==> inputs of willow <==
==> flow/design.v <==
`timescale 1ns / 1ps
module cla_slice_part(g,p,a,b);
 input a, b;
 output g;  
 output p;  
 assign g = a & b;
 assign p = a ^ b;
endmodule
module CarryPropagateGenerateUnit( g,p,a,b);
	input  [15:0] a,b;
	output [15:0] g,p;
	cla_slice_part s0(g[0],p[0],a[0],b[0]);
	cla_slice_part s1(g[1],p[1],a[1],b[1]);
	cla_slice_part s2(g[2],p[2],a[2],b[2]);
	cla_slice_part s3(g[3],p[3],a[3],b[3]);
	cla_slice_part s4(g[4],p[4],a[4],b[4]);
	cla_slice_part s5(g[5],p[5],a[5],b[5]);
	cla_slice_part s6(g[6],p[6],a[6],b[6]);
	cla_slice_part s7(g[7],p[7],a[7],b[7]);
	cla_slice_part s8(g[8],p[8],a[8],b[8]);
	cla_slice_part s9(g[9],p[9],a[9],b[9]);
	cla_slice_part s10(g[10],p[10],a[10],b[10]);
	cla_slice_part s11(g[11],p[11],a[11],b[11]);
	cla_slice_part s12(g[12],p[12],a[12],b[12]);
	cla_slice_part s13(g[13],p[13],a[13],b[13]);
	cla_slice_part s14(g[14],p[14],a[14],b[14]);
	cla_slice_part s15(g[15],p[15],a[15],b[15]);
endmodule
module SixteenBitSummationUnit(sum,p,carry,cin);
  input [14:0] carry;
  input cin;
  input [15:0] p;
  output [15:0] sum;
  assign sum[0] = p[0] ^ cin;
  assign sum[1] = p[1] ^ carry[0];
  assign sum[2] = p[2] ^ carry[1];
  assign sum[3] = p[3] ^ carry[2];
  assign sum[4] = p[4] ^ carry[3];
  assign sum[5] = p[5] ^ carry[4];
  assign sum[6] = p[6] ^ carry[5];
  assign sum[7] = p[7] ^ carry[6];
  assign sum[8] = p[8] ^ carry[7];
  assign sum[9] = p[9] ^ carry[8];
  assign sum[10] = p[10] ^ carry[9];
  assign sum[11] = p[11] ^ carry[10];
  assign sum[12] = p[12] ^ carry[11];
  assign sum[13] = p[13] ^ carry[12];
  assign sum[14] = p[14] ^ carry[13];
  assign sum[15] = p[15] ^ carry[14];
endmodule
module four_bit_block_cla(P,G,carry,p,g,cin);
	input [3:0] p,g;
	input cin;
	output [2:0] carry;
	output P,G;
	assign	carry[0] = 	g[0] |
											cin & p[0];
	assign	carry[1] =  g[1] |
											g[0] & p[1] |
											cin  &  p[0] & p[1];
	assign	carry[2] =  g[2] |
											g[1] & p[2] |
											g[0] & p [1] & p[2] |
											cin  & p[0] & p[1] & p[2];
	assign	P = p[0] & p[1] & p[2] & p[3];
	assign	G = g[3] | 
							g[2] & p[3] |
							g[1] & p[2] & p[3] |
							g[0] & p[1] & p[2] & p[3];
endmodule
module cla_16_two_level(sum,cout,a,b,cin);
	input [15:0] a, b;
	input cin;
	output [15:0] sum;
	output  cout;
	wire [15:0]   g, p,carry;  
	wire [3:0]  G,P;
	assign carry[3]  = G[0] | cin & P[0];
	assign carry[7]  = G[1] | G[0] & P[1] | cin & P[0] & P[1]; 
	assign carry[11] = G[2] |
										 G[1] & P[2] |
										 G[0] & P[1] & P[2] | 
										 cin  & P[0] & P[1] & P[2];
	assign cout = G[3] |
								G[2] & P[3] |
								G[1] & P[2] & P[3] |
								G[0] & P[1] & P[2] & P[3] |
								cin   & P[0] & P[1] & P[2] & P[3];
	CarryPropagateGenerateUnit   CPGU( g,p,a,b);
	four_bit_block_cla FBBC0(P[0],G[0],carry[2:0],p[3:0],g[3:0],cin);     
	four_bit_block_cla FBBC1(P[1],G[1],carry[6:4],p[7:4],g[7:4],carry[3]);   
	four_bit_block_cla FBBC2(P[2],G[2],carry[10:8],p[11:8],g[11:8],carry[7]);
	four_bit_block_cla FBBC3(P[3],G[3],carry[14:12],p[15:12],g[15:12],carry[11]); 
	SixteenBitSummationUnit TTBSU(sum,p,carry[14:0],cin);
endmodule
`timescale 1ns / 1ps
module xnew2(
	output reg [15:0] x,
	input [15:0] x0,
	input [15:0] y,
	input cin,
	input reset,
	input stop,
	input clk
	);
	wire [15:0] sum,a,b;
	wire cout;	 
	cla_16_two_level alu(sum,cout,a,b,cin);
	assign a=x;
	assign b=cin?(~y):y;
	always @(posedge clk)
	begin
		if(reset)
		begin
			x<=x0;
		end
		else
		begin
			if(!stop)
			begin
				x<=sum;
			end
			else
			begin
				x<=x;
			end
		end
	end
endmodule
`timescale 1ns / 1ps
module ynew2(
	output reg [15:0] y,
	input [15:0] y0,
	input [15:0] x,
	input cin,
	input reset,
	input stop,
	input clk
	);
	wire [15:0] sum,a,b;
	wire cout;	 
	cla_16_two_level alu(sum,cout,a,b,cin);
	assign a=y;
	assign b=cin?(~x):x;
	always @(posedge clk)
	begin
		if(reset)
		begin
			y<=y0;
		end
		else
		begin
			if(!stop)
			begin
				y<=sum;
			end
			else
			begin
				y<=y;
			end
		end	
	end
endmodule
`timescale 1ns / 1ps
module znew2(
	output reg [15:0] z,
	output zsign,
	input [15:0] z0,
	input [15:0] zrom,
	input cin,
	input reset,
	input stop,
	input clk
	);
	wire [15:0] sum,a,b;
	wire cout;	 
	cla_16_two_level alu(sum,cout,a,b,cin);
	assign a=z;
	assign b=cin?(~zrom):zrom;
	always @(posedge clk)
	begin
		if(reset)
		begin
			z<=z0;
		end
		else
		begin
			if(!stop)
				z<=sum;
			else
				z<=z;
		end	
	end
	assign zsign=z[15];
endmodule
`timescale 1ns / 1ps
module datapathnew2(
	output [15:0] x,
	output [15:0] y,
	input [15:0] z0,
	input [3:0] i,
	input reset,
	input stop,
	input clk
	); 
	parameter xinit=16'b0010_0110_1101_1101;	 
	parameter yinit=16'b0;
	reg [15:0] zrom_q;
	wire [15:0] xval,yval,zval;
	wire [15:0] x0,y0;
	wire [15:0] z;
	wire zsign;
	always @(*)
	begin
		case(i)
			4'd0: zrom_q=16'b0011_0010_0100_0011;
			4'd1: zrom_q=16'b0001_1101_1010_1100;
			4'd2: zrom_q=16'b0000_1111_1010_1101;
			4'd3: zrom_q=16'b0000_0111_1111_0101;
			4'd4: zrom_q=16'b0000_0011_1111_1110;
			4'd5: zrom_q=16'b0000_0001_1111_1111;
			4'd6: zrom_q=16'b0000_0000_1111_1111;
			4'd7: zrom_q=16'b0000_0000_0111_1111;
			4'd8: zrom_q=16'b0000_0000_0011_1111;
			4'd9: zrom_q=16'b0000_0000_0001_1111;
			4'd10: zrom_q=16'b0000_0000_0000_1111;
			4'd11: zrom_q=16'b0000_0000_0000_0111;
			4'd12: zrom_q=16'b0000_0000_0000_0011;
			4'd13: zrom_q=16'b0000_0000_0000_0001;
			4'd14: zrom_q=16'b0;
			4'd15: zrom_q=16'b0;
			default: zrom_q=16'b0;
		endcase
	end
	xnew2 xmod(x,x0,yval,xcin,reset,stop,clk);
	ynew2 ymod(y,y0,xval,ycin,reset,stop,clk);
	znew2 zmod(z,zsign,z0,zval,zcin,reset,stop,clk);
	assign x0=xinit;
	assign y0=yinit;
	assign xval=$signed(x)>>>i;
	assign yval=$signed(y)>>>i;
	assign zval=zrom_q;
	assign xcin=zsign?1'b0:1'b1;
	assign ycin=zsign?1'b1:1'b0;
	assign zcin=zsign?1'b0:1'b1;
endmodule
`timescale 1ns / 1ps
module cordic_sincos(
	input clk,
	input rst,
	input start,
	input [15:0] z0,
	output ready,
	output reg done,
	output [15:0] x,
	output [15:0] y
	);
	reg busy;
	reg [3:0] cnt;
	wire load;
	assign ready = ~busy;
	assign load = rst | (start & ~busy);
	always @(posedge clk)
	begin
		if(rst)
		begin
			busy <= 1'b0;
			cnt <= 4'd0;
			done <= 1'b0;
		end
		else
		begin
			done <= 1'b0;
			if(!busy)
			begin
				cnt <= 4'd0;
				if(start)
					busy <= 1'b1;
			end
			else
			begin
				cnt <= cnt + 4'd1;
				if(cnt == 4'd15)
				begin
					busy <= 1'b0;
					done <= 1'b1;
				end
			end
		end
	end
	datapathnew2 dp(x,y,z0,cnt,load,~busy,clk);
endmodule
==> flow/run.sh <==
#!/bin/bash
# the make line also repeats each setting of config.mk as NAME=value (left out here)
make -C /OpenROAD-flow-scripts/flow DESIGN_CONFIG=/design/flow/config.mk WORK_HOME=/design/flow/orfs CLKGATE_MAP_FILE= finish
==> flow/config.mk <==
export PLATFORM = sky130hd
export DESIGN_NAME = cordic_sincos
export DESIGN_NICKNAME = cordic_sincos
export VERILOG_FILES = /design/flow/design.v
export SDC_FILE = /design/flow/constraint.sdc
export NUM_CORES = 4
export LEC_CHECK = 0
export ABC_AREA = 1
export CAP_MARGIN = 20
export CORE_MARGIN = 2
export CORE_UTILIZATION = 72
export CTS_CLUSTER_DIAMETER = 29
export CTS_CLUSTER_SIZE = 74
export PLACE_DENSITY_LB_ADDON = 0.3
export SETUP_SLACK_MARGIN = 0.99
export SLEW_MARGIN = 20
==> flow/constraint.sdc <==
create_clock -name core_clock -period 3.51 [get_ports {clk}]
set_input_delay 0.7020 -clock core_clock [delete_from_list [all_inputs] [get_ports {clk}]]
set_output_delay 0.7020 -clock core_clock [all_outputs]
set_load 0.01 [all_outputs]
==> cedar (differences from willow) <==
==> flow/config.mk (replaced) <==
export PLATFORM = sky130hd
export DESIGN_NAME = cordic_sincos
export DESIGN_NICKNAME = cordic_sincos
export VERILOG_FILES = /design/flow/design.v
export SDC_FILE = /design/flow/constraint.sdc
export NUM_CORES = 4
export LEC_CHECK = 0
export CAP_MARGIN = 20
export CORE_MARGIN = 2
export CORE_UTILIZATION = 40
export SLEW_MARGIN = 20
==> flow/constraint.sdc (replaced) <==
create_clock -name core_clock -period 4.75 [get_ports {clk}]
set_input_delay 0.9500 -clock core_clock [delete_from_list [all_inputs] [get_ports {clk}]]
set_output_delay 0.9500 -clock core_clock [all_outputs]
set_load 0.01 [all_outputs]
==> amber (differences from willow) <==
==> flow/config.mk (replaced) <==
export PLATFORM = sky130hd
export DESIGN_NAME = cordic_sincos
export DESIGN_NICKNAME = cordic_sincos
export VERILOG_FILES = /design/flow/design.v
export SDC_FILE = /design/flow/constraint.sdc
export NUM_CORES = 4
export LEC_CHECK = 0
export CAP_MARGIN = 20
export CORE_MARGIN = 2
export CORE_UTILIZATION = 67
export CTS_CLUSTER_DIAMETER = 29
export SLEW_MARGIN = 20
==> flow/constraint.sdc (replaced) <==
create_clock -name core_clock -period 4.04 [get_ports {clk}]
set_input_delay 0.8080 -clock core_clock [delete_from_list [all_inputs] [get_ports {clk}]]
set_output_delay 0.8080 -clock core_clock [all_outputs]
set_load 0.01 [all_outputs]
==> impl_metrics.toml <==
# synthesis and place-and-route metrics
[status]
status = "finished with violations"
layout.failed_checks = "negative setup slack"

[sta]
setup_ws_ns = -0.127
setup_viol = 3

[floorplanning]
rows = 35
coreArea_um2 = 9200

[synthesis]
synthDistinctLibCells = 54
ys_sh_mux_pct = 14.2
ys_sh_aoi_pct = 16.0
ys_seq_share_pct = 24.2

[placement]
place.gp.congestion = 0.946
-- figures above: amber

==> impl_metrics.toml <==
# yosys + openroad results
[synthesis]
ys_sh_aoi_pct = 15.6
netlist_area_um2 = 6490
ys_seq_share_pct = 23.4
ys_sh_mux_pct = 0.655
synthFlopType = "dfxtp_1"
synthDistinctLibCells = 53
postSynthCellCount = 898

[floorplanning]
rows = 34
coreArea_um2 = 8720
chipArea_um2 = 9790

[placement]
place.gp.congestion = 0.991

[status]
status = "aborted with a tool error"
firstError = "[ERROR DPL-0038] Utilization greater than 100%, impossible to legalize"
stop_stage = "global routing"

[clocking]
post_cts_buffers = 34
-- figures above: willow

==> impl_metrics.toml <==
# synthesis and place-and-route metrics
[status]
status = "complete, no violations"

[routing]
route.layer.met1.wl_mm = 7.86
routedWlPerCell_um = 17.4
diodes = 0

[floorplanning]
coreArea_um2 = 15300
rows = 45

[synthesis]
ys_seq_share_pct = 24.2
ys_sh_mux_pct = 14.2

[sta]
max_freq_ghz = 0.226
setup_viol = 0

[critical_path]
critPathLaunchType = "flop"

[placement]
placement.cell_area_um2 = 6850

[global_routing]
met2_usage_pct = 31.9
-- figures above: cedar

